// top
module top #(
    parameter D_WIDTH = 16,
    parameter Q_BITS  = 13
)(
  input logic [D_WIDTH - 1 : 0] angle_in,
  input logic signed [D_WIDTH - 1 : 0] currA_in,
  input logic signed [D_WIDTH - 1 : 0] currB_in,
  input logic signed [D_WIDTH - 1 : 0] currC_in,
  input logic signed [D_WIDTH - 1 : 0] currT_in,
  input logic        [D_WIDTH - 1 : 0] periodTop,
  output logic pwmA_out,
  output logic pwmB_out,
  output logic pwmC_out,
  input logic signed [D_WIDTH - 1 : 0]  kpd, kpq,
  input logic signed [D_WIDTH - 1 : 0]  kid, kiq,
  input logic clear_pid,
  input  logic clk,
  input  logic rstb,
  input  logic valid,
  output logic ready
);
Size: about 10000 cells after synthesis, about 95000 um2 of cells after synthesis.
clock: 10.0 ns
lec_check: 0
abc_area: 0
cap_margin: 20
cell_pad_in_sites_global_placement: 1
core_aspect_ratio: 0.66
core_margin: 8
core_utilization: 40
cts_cluster_size: 93
gpl_routability_driven: 0
gpl_timing_driven: 0
hold_slack_margin: 0.04
max_routing_layer: met4
place_density_lb_addon: 0.08
slew_margin: 20
tns_end_percent: 10
run.sh (not shown) runs the stock make flow with config.mk's settings and CLKGATE_MAP_FILE=.
==> next run, changes <==
ABC_AREA = not set   (was 0)
CELL_PAD_IN_SITES_GLOBAL_PLACEMENT = not set   (was 1)
CORE_ASPECT_RATIO = not set   (was 0.66)
CORE_MARGIN = 2   (was 8)
CORE_UTILIZATION = 24   (was 40)
CTS_CLUSTER_SIZE = not set   (was 93)
GPL_ROUTABILITY_DRIVEN = not set   (was 0)
GPL_TIMING_DRIVEN = not set   (was 0)
HOLD_SLACK_MARGIN = not set   (was 0.04)
MAX_ROUTING_LAYER = not set   (was met4)
PLACE_DENSITY = 0.6   (was not set)
PLACE_DENSITY_LB_ADDON = not set   (was 0.08)
TNS_END_PERCENT = not set   (was 10)
clock period = 10.8 ns   (was 10.0 ns; I/O delays follow)
Outcome: The new run finished clean; synthesized cell count stays the same; final cell count rises by about 12%; design area increases by about 1.3%; critical path depth rose by 2; global-route usage shrinks by 13 points; total power is lower by about 10%; clock skew falls by 17 ps; hold slack gains 87 ps; wire length shrinks by 19%; via count falls by about 5%; setup slack gains 2000 ps.
==> next run, changes <==
CORE_UTILIZATION = 72   (was 24)
PLACE_DENSITY = 0.35   (was 0.6)
SETUP_SLACK_MARGIN = 1.74   (was not set)
clock period = 7.25 ns   (was 10.8 ns; I/O delays follow)
Effect: Cell count fell by about 20%; clock skew went up by 9.6 ps; die size decreases by about 70%; synthesized area does not change; combinational power came out higher by 88%; clock-buffer cell count climbs by 3; synthesized cell count is unchanged; critical path depth falls by 2.
==> next run, changes <==
CORE_UTILIZATION = 68   (was 72)
PLACE_DENSITY = 0.6   (was 0.35)
SETUP_SLACK_MARGIN = not set   (was 1.74)
clock period = 7.11 ns   (was 7.25 ns; I/O delays follow)
Effect: The new run reached the layout checks and failed them: negative setup slack. Power increases by about 0.35%. Final area shrinks by 3.3%. Flip-flop count stays the same. Area after synthesis does not change. Maximum frequency falls by 1.2%. Clock power shrinks by about 0.8%. Sequential power increases by about 2%. Die size increases by about 6%. Routed wire length goes down by about 3%. Core utilization went down by 7.3 points. Sequential share of layout area is higher by 0.54 points.

* * *

## P
top again, from the RTL that the note above started with.
Settings: LEC_CHECK=0, ABC_AREA=1, CAP_MARGIN=20, CELL_PAD_IN_SITES_DETAIL_PLACEMENT=0, CORE_ASPECT_RATIO=1.04, CORE_MARGIN=2, CORE_UTILIZATION=58, MAX_ROUTING_LAYER=met5, MIN_ROUTING_LAYER=met1, PLACE_DENSITY_LB_ADDON=0.04, SLEW_MARGIN=20; clock period 12.3 ns.
Here is what was changed in the inputs of Q compared with P.
# P
export LEC_CHECK = 0
export ABC_AREA = 1
export CAP_MARGIN = 20
export CELL_PAD_IN_SITES_DETAIL_PLACEMENT = 0
export CORE_ASPECT_RATIO = 1.04
export CORE_MARGIN = 2
export CORE_UTILIZATION = 58
export MAX_ROUTING_LAYER = met5
export MIN_ROUTING_LAYER = met1
export PLACE_DENSITY_LB_ADDON = 0.04
export SLEW_MARGIN = 20
create_clock -name core_clock -period 12.3 [get_ports {clk}]
# Q
export LEC_CHECK = 0
export ABC_AREA = 1
export CAP_MARGIN = 20
export CELL_PAD_IN_SITES_DETAIL_PLACEMENT = 0
export CORE_MARGIN = 2
export CORE_UTILIZATION = 34
export GPL_TIMING_DRIVEN = 0
export MIN_ROUTING_LAYER = met1
export PLACE_DENSITY_LB_ADDON = 0.09
export SLEW_MARGIN = 20
create_clock -name core_clock -period 8.31 [get_ports {clk}]
## What came out
P has higher data required time at the worst endpoint than Q.
Changes observed in Q relative to P: combinational group power shows an increase of 52%; final worst clock skew shows a reduction of 0.021 ns.
Relative to P, power of the sequential group has gone up in Q.
Of P and Q, the lower transition time at the pin with the least slew margin belongs to P.
Going from P to Q, met3 global-route usage now sits lower, total power now sits higher, sequential share of layout area now sits lower, die width now sits higher.

* * *

red:
Starting RTL as in the previous note.
make LEC_CHECK=0 ABC_AREA=1 CAP_MARGIN=20 CELL_PAD_IN_SITES_DETAIL_PLACEMENT=0 CORE_ASPECT_RATIO=1.04 CORE_MARGIN=2 CORE_UTILIZATION=72 MAX_ROUTING_LAYER=met5 MIN_ROUTING_LAYER=met1 PLACE_DENSITY=0.35 SETUP_SLACK_MARGIN=-0.39 SLEW_MARGIN=20 finish   # period 5.04 ns
Stage in which a tool error killed red: global routing (5_1_grt).
The inputs of blue differ from those of red as listed below.
Settings: CAP_MARGIN now 10, was 20; ABC_AREA now 0, was 1; PLACE_DENSITY now 0.36, was 0.35; SETUP_SLACK_MARGIN now 1.11, was -0.39; the clock period (ns, I/O delays scaled along) now 6.81, was 5.04.
blue finished all stages; however, its layout fails the closing checks, the failures being negative setup slack.
blue: synthesized cell count lower than red
In the tables for blue and red, die extent in y reads lower with blue.
Measured against blue, the chip area estimate from yosys synthesis of red comes out at 1.07 times the reference value.
Post-synthesis compound-gate area fraction in blue vs red: up 0.29 points
Taking red as the reference, in blue distinct cell type count after synthesis grew by 13; post-synthesis xor/xnor area fraction grew by 2.3 points.
> inputs changed (blue -> green)
Settings: CORE_ASPECT_RATIO now 0.71, was 1.04; PLACE_DENSITY_LB_ADDON now 0.04, previously not set; SETUP_SLACK_MARGIN no longer set, was 1.11; CTS_CLUSTER_SIZE now 61, previously not set; CORE_UTILIZATION now 58, was 72; CAP_MARGIN now 20, was 10; PLACE_DENSITY no longer set, was 0.36; ABC_AREA now 1, was 0; the clock period (ns, I/O delays scaled along) now 12.3, was 6.81.
Notes after the runs:
- green closes out successfully: all stages finished, all timing, DRC and antenna checks passed.
- green reports its master of the slowest instance on the critical path as sky130_fd_sc_hd__o21ai_2 while blue reports sky130_fd_sc_hd__fa_1.
- Diff blue -> green: internal portion of total power went down by 28%, yosys stat chip area rose by 6.8%, via count of the first global-routing pass shows an increase of 6.9%.
- Compared with blue, green shows a overall power consumption that is about 5% lower.
- From blue to green the numbers moved as follows: count of cell instances traversed by the critical path went down 5; global-route usage down 5.2 points.

* * *

top again, from the RTL that the note above started with.
Settings: LEC_CHECK=0, ABC_AREA=0, CAP_MARGIN=20, CELL_PAD_IN_SITES_GLOBAL_PLACEMENT=1, CORE_ASPECT_RATIO=0.66, CORE_MARGIN=2, CORE_UTILIZATION=40, GPL_ROUTABILITY_DRIVEN=0, GPL_TIMING_DRIVEN=0, HOLD_SLACK_MARGIN=0.04, MAX_ROUTING_LAYER=met4, PLACE_DENSITY_LB_ADDON=0.08, SLEW_MARGIN=20, TNS_END_PERCENT=10; clock period 10.0 ns.
Next try:
ABC_AREA = 1   (was 0)
CELL_PAD_IN_SITES_GLOBAL_PLACEMENT = unset   (was 1)
CORE_ASPECT_RATIO = 0.56   (was 0.66)
GPL_TIMING_DRIVEN = unset   (was 0)
MAX_ROUTING_LAYER = unset   (was met4)
TNS_END_PERCENT = unset   (was 10)
What happened:
- The changed run finished with timing, DRC and antenna clean
- wire length rises by roughly a tenth
- fmax came out higher by about a fifth
- count of clock-buffer cells in the layout decreases by 1
- area after synthesis rose by a few percent
- utilization shrinks by 0.59 points
- sequential share of layout area went down by 1.0 points
- die area grows by a few percent
- setup slack is better by 1.2 ns
Next try:
ABC_AREA = unset   (was 1)
CORE_ASPECT_RATIO = unset   (was 0.56)
GPL_ROUTABILITY_DRIVEN = unset   (was 0)
HOLD_SLACK_MARGIN = unset   (was 0.04)
PLACE_DENSITY = 0.6   (was unset)
PLACE_DENSITY_LB_ADDON = unset   (was 0.08)
clock period = 8.74 ns   (was 10.0 ns; I/O delays follow)
Fmax goes up by 2.8%.
Final cell count is lower by 18%.
Die area went down by 6.4%.
Global-route usage came out lower by 5.5 points.
Routed wire length is lower by 27%.
Next try:
CORE_UTILIZATION = 70   (was 40)
MAX_ROUTING_LAYER = met4   (was unset)
SETUP_SLACK_MARGIN = 1.14   (was unset)
clock period = 8.64 ns   (was 8.74 ns; I/O delays follow)
Sequential share of layout area rises by 0.29 points.
Total power hardly moves.
Count of clock-buffer cells in the layout came out lower by 9.
Synthesized cell count stays the same.
Core utilization rose by 32 points.

* * *

== v32 ==
top again, from the RTL that the note above started with.
## top
module top #(
    parameter D_WIDTH = 16,
    parameter Q_BITS  = 13
)(
  input logic [D_WIDTH - 1 : 0] angle_in,
  input logic signed [D_WIDTH - 1 : 0] currA_in,
  input logic signed [D_WIDTH - 1 : 0] currB_in,
  input logic signed [D_WIDTH - 1 : 0] currC_in,
  input logic signed [D_WIDTH - 1 : 0] currT_in,
  input logic        [D_WIDTH - 1 : 0] periodTop,
  output logic pwmA_out,
  output logic pwmB_out,
  output logic pwmC_out,
  input logic signed [D_WIDTH - 1 : 0]  kpd, kpq,
  input logic signed [D_WIDTH - 1 : 0]  kid, kiq,
  input logic clear_pid,
  input  logic clk,
  input  logic rstb,
  input  logic valid,
  output logic ready
);
Settings: LEC_CHECK=0, CAP_MARGIN=0, CORE_MARGIN=7, CORE_UTILIZATION=54, GPL_ROUTABILITY_DRIVEN=0, MAX_ROUTING_LAYER=met5, SETUP_SLACK_MARGIN=0.64, SLEW_MARGIN=20, TNS_END_PERCENT=80; clock period 4.81 ns.
The layout from v32, despite a flow that completed every stage, fails the layout checks, with the failing checks listed as setup timing.
Modified inputs, v35 compared to v32
Settings: clearing TNS_END_PERCENT, which used to be 80; putting PLACE_DENSITY at 0.37 where nothing was set; swapping 7 for 2 in CORE_MARGIN; swapping 0 for 20 in CAP_MARGIN; clearing SETUP_SLACK_MARGIN, which used to be 0.64; clearing GPL_ROUTABILITY_DRIVEN, which used to be 0; putting CTS_CLUSTER_SIZE at 93 where nothing was set; swapping 54 for 63 in CORE_UTILIZATION; clearing MAX_ROUTING_LAYER, which used to be met5; swapping 4.81 for 8.8 in the clock period (ns, I/O delays scaled along).
Across v32 and v35, a clean result was obtained everywhere but in v32. Status v32: flow complete, layout not clean - setup timing. In the flow results for v32 and v35, the cell depth of the worst flop-to-flop path is larger on v35. Re layout-stage area growth over the synthesis result: v35 is 16 points down on v32. v35 vs v32: pre-CTS setup slack up in v35. v32 → v35: non-filler instance count after layout lower; summed instance area of the synthesized netlist level; global-route wire length before repair moved down; chip area now sits lower.
Input changes introduced in v33 (baseline for comparison: v35):
Settings: changing CORE_UTILIZATION from 63 to 61; changing PLACE_DENSITY from 0.37 to 0.6; setting MAX_ROUTING_LAYER to met4 for the first time; removing CTS_CLUSTER_SIZE (formerly 93); changing the clock period (ns, I/O delays scaled along) from 8.8 to 6.76.
Findings:
Across v35 and v33, a clean result was obtained everywhere but in v33. v33 reports its endpoint of the most critical setup path as svm0.tB[14] while v35 reports svm0.tA[7]. Compared with v35, in v33 maximum number of pins on one net before global-route repair shows an increase of about 4%; first-iteration DRC count shows a reduction of 278; setup slack shows a reduction of 0.58 ns; clock tree cell share of total cell area shows no meaningful change; part of the power in the clock network shows an increase of 0.6 points. Looking at final period utilization across v35 and v33, the one that comes out higher is v33. v35 has lower static leakage than v33.
### v33 -> v53
Settings: a change of CORE_UTILIZATION from 61 to 40; an added SETUP_SLACK_MARGIN of -0.39; a deleted MAX_ROUTING_LAYER that had been met4; a change of the clock period (ns, I/O delays scaled along) from 6.76 to 8.74.
Results
[compare] base=v33 new=v53: cell count climbed about 5%, flop share of the area climbed 0.79 points, worst max-slew margin expressed relative to the limit dropped 0.84 points.
The layout net count of v53 is lower than that of v33.
Per the comparison of v53 with v33, first-pass GRT wire length closely matched the old numbers; shortest clock period the worst path allows after layout grew by 1.10 ns; cell area went down 4.0%; wire length lower; part of the total power dissipated in combinational logic -1.1 points.
From the logs: v33 reached the end of the flow and failed the layout checks with setup timing.
v53: flow completed, timing, DRC and antenna clean
The total power draw in v53 was lower than what v33 gave.
Inputs modified between v53 and v34:
Settings: putting MAX_ROUTING_LAYER at met4 where nothing was set; putting CTS_CLUSTER_DIAMETER at 28 where nothing was set; swapping -0.39 for 1.94 in SETUP_SLACK_MARGIN; swapping 40 for 70 in CORE_UTILIZATION; swapping 8.74 for 7.44 in the clock period (ns, I/O delays scaled along).
==> results <==
Y dimension of the die (v34 vs. v53) decreases by more than 10%. v34 reports a higher share of total power in the clock network than v53 does. NOTE: total of clock buffers placed in the layout in v34 exceeds that of v53. Sort v34 and v53 by depth of the worst register-to-register path, descending, and v34 comes first. Status: multi-input logic cell count parity (v53, v34). Compared with v53, v34 shows a higher worst hold path stage count. NOTE: wire length of the first global-routing pass in v34 exceeds that of v53. Relative to v53, sequential cell area in the final layout increased by about 0.9% in v34.
### v34 -> v41
Settings: MAX_ROUTING_LAYER no longer set, was met4; SETUP_SLACK_MARGIN no longer set, was 1.94; CORE_UTILIZATION now 52, was 70; CTS_CLUSTER_DIAMETER no longer set, was 28; the clock period (ns, I/O delays scaled along) now 6.39, was 7.44.
Notes after the runs:
v41 completed end to end; final checks failed (setup timing).
Delta (v41 minus v34): overall power has decreased, final critical-path required period has decreased, smallest setup slack after layout has decreased, total internal power has decreased, number of tapcells has increased.
The TritonCTS buffer count of v41 is lower than that of v34.
Power and IR drop assume default switching activity.
